umber:
Design Basys3_Abacus_Top, start of the top module:
 module Basys3_Abacus_Top(
	 input clk,
	 input rst,
    input btnC,
    input btnR,
    input btnU,
    input [15:0] sw,
     output [6:0] seg,
     output dp,
     output [3:0] an,
     output [15:0] led
 );
Settings: LEC_CHECK=0, ABC_AREA=1, CAP_MARGIN=15, CELL_PAD_IN_SITES_DETAIL_PLACEMENT=1, CELL_PAD_IN_SITES_GLOBAL_PLACEMENT=2, CORE_ASPECT_RATIO=0.65, CORE_MARGIN=2, CORE_UTILIZATION=55, CTS_CLUSTER_SIZE=31, HOLD_SLACK_MARGIN=-0.05, MAX_ROUTING_LAYER=met4, MIN_ROUTING_LAYER=met2, SETUP_SLACK_MARGIN=0.31, SLEW_MARGIN=40, TNS_END_PERCENT=35; clock period 5.5 ns.
run.sh (not shown) runs the stock make flow with config.mk's settings and CLKGATE_MAP_FILE=.
Run status, umber: aborted in global placement without I/O, error GPL-0301
### umber -> cedar
# umber
export LEC_CHECK = 0
export ABC_AREA = 1
export CAP_MARGIN = 15
export CELL_PAD_IN_SITES_DETAIL_PLACEMENT = 1
export CELL_PAD_IN_SITES_GLOBAL_PLACEMENT = 2
export CORE_ASPECT_RATIO = 0.65
export CORE_MARGIN = 2
export CORE_UTILIZATION = 55
export CTS_CLUSTER_SIZE = 31
export HOLD_SLACK_MARGIN = -0.05
export MAX_ROUTING_LAYER = met4
export MIN_ROUTING_LAYER = met2
export SETUP_SLACK_MARGIN = 0.31
export SLEW_MARGIN = 40
export TNS_END_PERCENT = 35
create_clock -name core_clock -period 5.5 [get_ports {clk}]
# cedar
export LEC_CHECK = 0
export ABC_AREA = 1
export CAP_MARGIN = 15
export CELL_PAD_IN_SITES_DETAIL_PLACEMENT = 2
export CELL_PAD_IN_SITES_GLOBAL_PLACEMENT = 0
export CORE_ASPECT_RATIO = 0.63
export CORE_MARGIN = 2
export CORE_UTILIZATION = 55
export CTS_CLUSTER_SIZE = 31
export HOLD_SLACK_MARGIN = -0.05
export MAX_ROUTING_LAYER = met5
export MIN_ROUTING_LAYER = met2
export PLACE_DENSITY = 0.8
export SETUP_SLACK_MARGIN = 0.31
export SLEW_MARGIN = 5
export TNS_END_PERCENT = 25
create_clock -name core_clock -period 8.94 [get_ports {clk}]
### Flow results
- Comparing cedar against umber, there is no change at all in register bit total from synthesis.
- Re area share of xor/xnor cells in the synthesized design: no difference whatsoever between umber and cedar.
- Width of the chip (lower): umber
- In the reports for cedar and umber, the larger pre-placement core utilization belongs to cedar.
- Compared with umber, area of the core region in cedar decreased slightly.
- Reported for cedar and umber, share of async-settable or async-resettable flops after synthesis turned out identical to the last digit.
- Total cells reported by yosys after synthesis came out exactly the same in cedar and umber.
- cedar: it failed during detailed placement, and the tool reported DPL-0033.
- umber terminated abnormally: global placement without I/O reported GPL-0301.
- Changes observed in cedar relative to umber: number of distinct library cells after synthesis essentially unchanged; chip height decreased 2.1 µm; chip area essentially unchanged; number of placement rows decreased 1.
The following lists how quartz was set up differently from cedar:
# cedar
export LEC_CHECK = 0
export ABC_AREA = 1
export CAP_MARGIN = 15
export CELL_PAD_IN_SITES_DETAIL_PLACEMENT = 2
export CELL_PAD_IN_SITES_GLOBAL_PLACEMENT = 0
export CORE_ASPECT_RATIO = 0.63
export CORE_MARGIN = 2
export CORE_UTILIZATION = 55
export CTS_CLUSTER_SIZE = 31
export HOLD_SLACK_MARGIN = -0.05
export MAX_ROUTING_LAYER = met5
export MIN_ROUTING_LAYER = met2
export PLACE_DENSITY = 0.8
export SETUP_SLACK_MARGIN = 0.31
export SLEW_MARGIN = 5
export TNS_END_PERCENT = 25
create_clock -name core_clock -period 8.94 [get_ports {clk}]
# quartz
export LEC_CHECK = 0
export CAP_MARGIN = 20
export CORE_MARGIN = 2
export CORE_UTILIZATION = 59
export SLEW_MARGIN = 20
create_clock -name core_clock -period 6.5 [get_ports {clk}]
[summary]
Compared with cedar, quartz shows a cell total in the yosys stat output that is 10% lower.
quartz: flow completed, timing, DRC and antenna clean
Synthesized area: cedar and quartz compared, lower one is cedar
Taking cedar as the reference point, the number of standard cells after synthesis of quartz falls by 226.
Inputs modified between quartz and sierra:
# quartz
export LEC_CHECK = 0
export CAP_MARGIN = 20
export CORE_MARGIN = 2
export CORE_UTILIZATION = 59
export SLEW_MARGIN = 20
create_clock -name core_clock -period 6.5 [get_ports {clk}]
# sierra
export LEC_CHECK = 0
export ABC_AREA = 1
export CAP_MARGIN = 20
export CORE_MARGIN = 2
export CORE_UTILIZATION = 70
export CTS_CLUSTER_DIAMETER = 42
export SETUP_SLACK_MARGIN = 0.7
export SLEW_MARGIN = 20
create_clock -name core_clock -period 4.76 [get_ports {clk}]
[summary]
Lower wire length on met3 was reported by sierra, not quartz. sierra vs quartz — synthesized chip area reported by yosys dropped by a few percent. | die size | sierra vs quartz | better |. Comparing quartz and sierra, the lower cell count after placement is on quartz. The cell area after layout of sierra is higher than that of quartz.
#### Input delta (violet over sierra)
# sierra
export LEC_CHECK = 0
export ABC_AREA = 1
export CAP_MARGIN = 20
export CORE_MARGIN = 2
export CORE_UTILIZATION = 70
export CTS_CLUSTER_DIAMETER = 42
export SETUP_SLACK_MARGIN = 0.7
export SLEW_MARGIN = 20
create_clock -name core_clock -period 4.76 [get_ports {clk}]
# violet
export LEC_CHECK = 0
export CAP_MARGIN = 20
export CORE_MARGIN = 2
export CORE_UTILIZATION = 59
export SLEW_MARGIN = 20
create_clock -name core_clock -period 6.61 [get_ports {clk}]
### Flow results
sierra has higher power in sequential cells than violet.
Looking only at number of cells after detailed placement, and setting everything else aside, the lower value of violet and sierra goes to violet.
sierra ended up with u3.u2.int_count[5] as its launch point of the critical path; violet ended up with u3.u2.int_count[6].
Final cycle utilization of the critical path sits lower in violet than in sierra.
Summary of violet over sierra: number of vias per cell now larger; total power divided by cell area went down; critical-path maximum fanout stayed essentially flat; delay of the slowest critical-path stage higher.
The run with more routed wire is violet, not sierra.
Of violet and sierra, the run reporting the lower worst hold slack was violet.
For the area overhead of the layout relative to synthesis, violet came in 7.3 points lower than sierra did.
violet and sierra ended up with nearly the same wire length on met3.
sierra ended up with seg[0] as its capture point of the worst path; violet ended up with seg[6].
For garnet, these inputs were changed with respect to violet:
# violet
export LEC_CHECK = 0
export CAP_MARGIN = 20
export CORE_MARGIN = 2
export CORE_UTILIZATION = 59
export SLEW_MARGIN = 20
create_clock -name core_clock -period 6.61 [get_ports {clk}]
# garnet
export LEC_CHECK = 0
export CAP_MARGIN = 20
export CORE_MARGIN = 2
export CORE_UTILIZATION = 40
export SLEW_MARGIN = 20
create_clock -name core_clock -period 10.0 [get_ports {clk}]
Notes after the runs:
Wire length: garnet vs violet up about 5%. Compared with violet, in garnet largest fanout of any net on the critical path saw an increase, tally of max-capacitance violations saw little to no change, total die area saw an increase. Ratio of final minimum period to clock period, garnet and violet: higher on violet.

========
## build 73
Starting RTL as in the previous note.
Settings: LEC_CHECK=0, ABC_AREA=1, CAP_MARGIN=20, CORE_ASPECT_RATIO=0.91, CORE_MARGIN=2, CORE_UTILIZATION=72, CTS_CLUSTER_DIAMETER=42, GPL_ROUTABILITY_DRIVEN=0, PLACE_DENSITY=0.42, SETUP_SLACK_MARGIN=0.7, SLEW_MARGIN=20; clock period 4.65 ns.
--- input diff build 73..build 77 ---
- removing CTS_CLUSTER_DIAMETER (formerly 42)
- removing SETUP_SLACK_MARGIN (formerly 0.7)
- removing PLACE_DENSITY (formerly 0.42)
- removing GPL_ROUTABILITY_DRIVEN (formerly 0)
- removing CORE_ASPECT_RATIO (formerly 0.91)
- changing the clock period (ns, I/O delays scaled along) from 4.65 to 12.4
==> results <==
- Between build 77 and build 73, number of buffers and inverters on the critical path is higher for build 73, build 77 comes in under that.
- Build 77 vs build 73: final area down in build 77
- Looking at the reports, build 77 completed the entire flow and the layout it produced met the timing, DRC and antenna checks.
- In build 77, the via count came out 736 below the value in build 73.
- On setup slack after layout, build 77 does better than build 73.
- Compared build 77 vs build 73, and slew at the pin closest to its max-slew limit is up in build 77.
- In build 77, largest driver fanout on the critical path is higher than in build 73.
> inputs changed (build 77 -> build 71)
- CORE_ASPECT_RATIO: unset -> 0.91
- CTS_CLUSTER_DIAMETER: unset -> 42
- SETUP_SLACK_MARGIN: unset -> 0.7
- PLACE_DENSITY: unset -> 0.95
- the clock period (ns, I/O delays scaled along): 12.4 -> 4.76
Results
Sort build 77 and build 71 by final worst-path setup slack asc -> top: build 71. Measured against each other, build 77 and build 71 differ in total global-route track usage, the higher figure coming from build 71. Build 71: post-placement worst setup slack 4760 ps below build 77. Utilization after layout up 5.2 points in build 71 wrt build 77. As of build 71, final-layout clock buffer total had risen by more than 10% compared to build 77. Diff build 77 -> build 71: sum of internal, switching and leakage power now larger, number of setup buffers added after CTS picked up an extra 25, cell area climbed 5.6%, met3 track utilization from global routing grew by 1.4 points.
> inputs changed (build 71 -> build 92)
- removing SETUP_SLACK_MARGIN (formerly 0.7)
- setting CTS_CLUSTER_SIZE to 15 for the first time
- removing PLACE_DENSITY (formerly 0.95)
- removing ABC_AREA (formerly 1)
- removing CORE_ASPECT_RATIO (formerly 0.91)
- removing CTS_CLUSTER_DIAMETER (formerly 42)
- changing CORE_UTILIZATION from 72 to 67
- changing the clock period (ns, I/O delays scaled along) from 4.76 to 5.25
Findings:
In build 92 the implementation ran to completion but is not tape-out ready, as the final checks report setup timing. STATUS relative max-transition margin: build 92 wins against build 71. Diff build 71 -> build 92: global-route usage now smaller, part of the power in combinational logic decreased by 0.5 points relative to the old numbers, proportion of power drawn by the clock network fell by 3.5 points, internal cell power decreased by about 16% relative to the old numbers, total antenna diodes in the routed design has decreased. In the metrics for build 92 and build 71, the one carrying the higher worst hold slack is build 71. Relative to build 71, overall power after layout has decreased by about 17% in build 92. The met1 routing resource usage after global routing of build 92 is higher than that of build 71. In build 92 the non-clock buffer count turned out 53% higher than in build 71.
### build 92 -> build 33
- putting TNS_END_PERCENT at 5 where nothing was set
- swapping 67 for 68 in CORE_UTILIZATION
- swapping 15 for 87 in CTS_CLUSTER_SIZE
- putting HOLD_SLACK_MARGIN at -0.1 where nothing was set
- swapping 5.25 for 8.28 in the clock period (ns, I/O delays scaled along)
### Flow results
Among build 92 and build 33, a clean, completed layout was produced by build 33 alone.
Taking build 33 over build 92, the clock network power consumption ratio works out to 0.74.
When build 33 is set beside build 92, its portion of the layout cell area used by clock cells turns out to be 1.1 points larger.
Against build 92, peak supply drop in build 33 fell by more than a quarter.
Lower final-layout clock buffer total was reported by build 33, not build 92.
The following lists how build 2 was set up differently from build 33:
- changing CAP_MARGIN from 20 to 35
- changing CTS_CLUSTER_SIZE from 87 to 90
- removing HOLD_SLACK_MARGIN (formerly -0.1)
- removing TNS_END_PERCENT (formerly 5)
- changing CORE_UTILIZATION from 68 to 40
- changing the clock period (ns, I/O delays scaled along) from 8.28 to 10.0
==> results <==
- Changes observed in build 2 relative to build 33: site row count went up 17, clock latency of the later-clocked register in the worst-skew pair increased by 30 ps relative to the old numbers.
- Build 2 against build 33: shortest clock period the worst path allows after layout now sits lower; count of clock-buffer cells in the layout increased by about 20% relative to the old numbers; static power due to leakage rose by about 0.8%; worst slack on hold paths climbed 10 ps.
- Build 33 -> build 2: first-iteration DRC count decreased by more than 10%
- Compared with build 33, build 2 shows a lower path length in cells of the critical path.

========
Basys3_Abacus_Top again, from the RTL that the note above started with.
clock: 10.0 ns
lec_check: 0
cap_margin: 20
cell_pad_in_sites_global_placement: 1
core_margin: 4
core_utilization: 40
cts_cluster_size: 72
setup_slack_margin: -0.6
slew_margin: 20
tns_end_percent: 35
Then changed:
- CELL_PAD_IN_SITES_GLOBAL_PLACEMENT: 1 -> default
- CORE_MARGIN: 4 -> 2
- CTS_CLUSTER_SIZE: 72 -> default
- SETUP_SLACK_MARGIN: -0.6 -> default
- TNS_END_PERCENT: 35 -> default
- clock period: 10.0 -> 6.61 ns (I/O delays scaled with it)
What happened: Total power went up by well over a third. Clock-buffer cell count increases by 11. Setup slack degrades by 3.2 ns. Combinational power climbs by well over a third. Final cell count stays flat. Global-route usage rises by 0.20 points. Synthesized area is unchanged. Sequential share of layout area hardly moves. First-iteration DRC count rose by about a fifth. Routed wire length is lower by a few percent. Non-clock buffer count rises by 3.
Then changed:
- CORE_UTILIZATION: 40 -> 70
- CTS_CLUSTER_DIAMETER: default -> 29
- clock period: 6.61 -> 5.17 ns (I/O delays scaled with it)
=>
- The new run finished with setup timing left
- combinational power goes up by 44%
- clock-buffer cell count went up by 28
- critical path depth came out lower by 2
Then changed:
- CORE_UTILIZATION: 70 -> 59
- CTS_CLUSTER_DIAMETER: 29 -> default
- SETUP_SLACK_MARGIN: default -> -0.8
- clock period: 5.17 -> 8.14 ns (I/O delays scaled with it)
After rerunning: This time the run passed the timing, DRC and antenna checks; design area went down by 10%; worst setup slack improves by 2.0 ns; total power drops by 53%.

========
Basys3_Abacus_Top again, from the RTL that the note above started with.
clock: 3.88 ns
lec_check: 0
abc_area: 1
cap_margin: 20
core_margin: 2
core_utilization: 72
cts_cluster_diameter: 394
cts_cluster_size: 10
place_density: 0.42
setup_slack_margin: 0.45
slew_margin: 20
The first run finished but failed the layout checks on setup timing.
Next try:
- CTS_CLUSTER_DIAMETER: 394 -> 29
- CTS_CLUSTER_SIZE: 10 -> default
- PLACE_DENSITY: 0.42 -> default
- PLACE_DENSITY_LB_ADDON: default -> 0.26
- SETUP_SLACK_MARGIN: 0.45 -> 0.86
- clock period: 3.88 -> 4.87 ns (I/O delays scaled with it)
- With this change the flow ran to the end with no violations
- hold slack loses 0.0058 ns
- worst setup slack gains 0.95 ns
- sequential power went down by about 20%
- die area does not change
- design area rises by about 3%
- clock power rose by about 50%
- global-route usage went up by 2.7 points
Next try:
- ABC_AREA: 1 -> default
- CORE_UTILIZATION: 72 -> 70
- CTS_CLUSTER_DIAMETER: 29 -> 42
- PLACE_DENSITY_LB_ADDON: 0.26 -> default
- SETUP_SLACK_MARGIN: 0.86 -> default
- clock period: 4.87 -> 5.11 ns (I/O delays scaled with it)
The changed run finished but fails on setup timing; clock skew rose by 0.024 ns; area after synthesis rose by 4.7%; wire length rose by 3.5%; count of clock-buffer cells in the layout fell by 29; die area rose by 7.5%; hold slack improves by 0.023 ns; total power fell by 26%; utilization fell by 4.8 points.
Next try:
- CTS_CLUSTER_DIAMETER: 42 -> default
- CTS_CLUSTER_SIZE: default -> 87
- HOLD_SLACK_MARGIN: default -> -0.1
- clock period: 5.11 -> 8.28 ns (I/O delays scaled with it)
After rerunning: The changed run completed with no timing, DRC or antenna violations. Global-route usage decreases by 2.9 points. Die size does not change. Clock skew decreases by 0.027 ns. Cell count decreases by a few percent. Worst setup slack gets better by 2.1 ns. Total power decreases by well over a third.
Next try:
- CORE_UTILIZATION: 70 -> 58
- CTS_CLUSTER_SIZE: 87 -> default
- HOLD_SLACK_MARGIN: -0.1 -> default
- clock period: 8.28 -> 3.94 ns (I/O delays scaled with it)
- The changed run reached the layout checks and failed them: setup timing
- cell area goes up by about 17%
- fmax goes up by 23%
- critical path depth goes down by 1
- clock skew barely changes
- global-route usage goes down by 1.6 points
- total power goes up by 110%

========
Basys3_Abacus_Top again, from the RTL that the note above started with.
Settings: LEC_CHECK=0, CAP_MARGIN=20, CORE_MARGIN=2, CORE_UTILIZATION=68, CTS_CLUSTER_DIAMETER=44, CTS_CLUSTER_SIZE=87, HOLD_SLACK_MARGIN=-0.1, SLEW_MARGIN=20; clock period 8.31 ns.
Change:
Settings changed: HOLD_SLACK_MARGIN -0.1 to 0.3.
After rerunning: Final cell count does not change; via count stays the same; register-to-register slack barely changes; cell area stays the same.
Power is estimated from default activity; no workload was simulated.
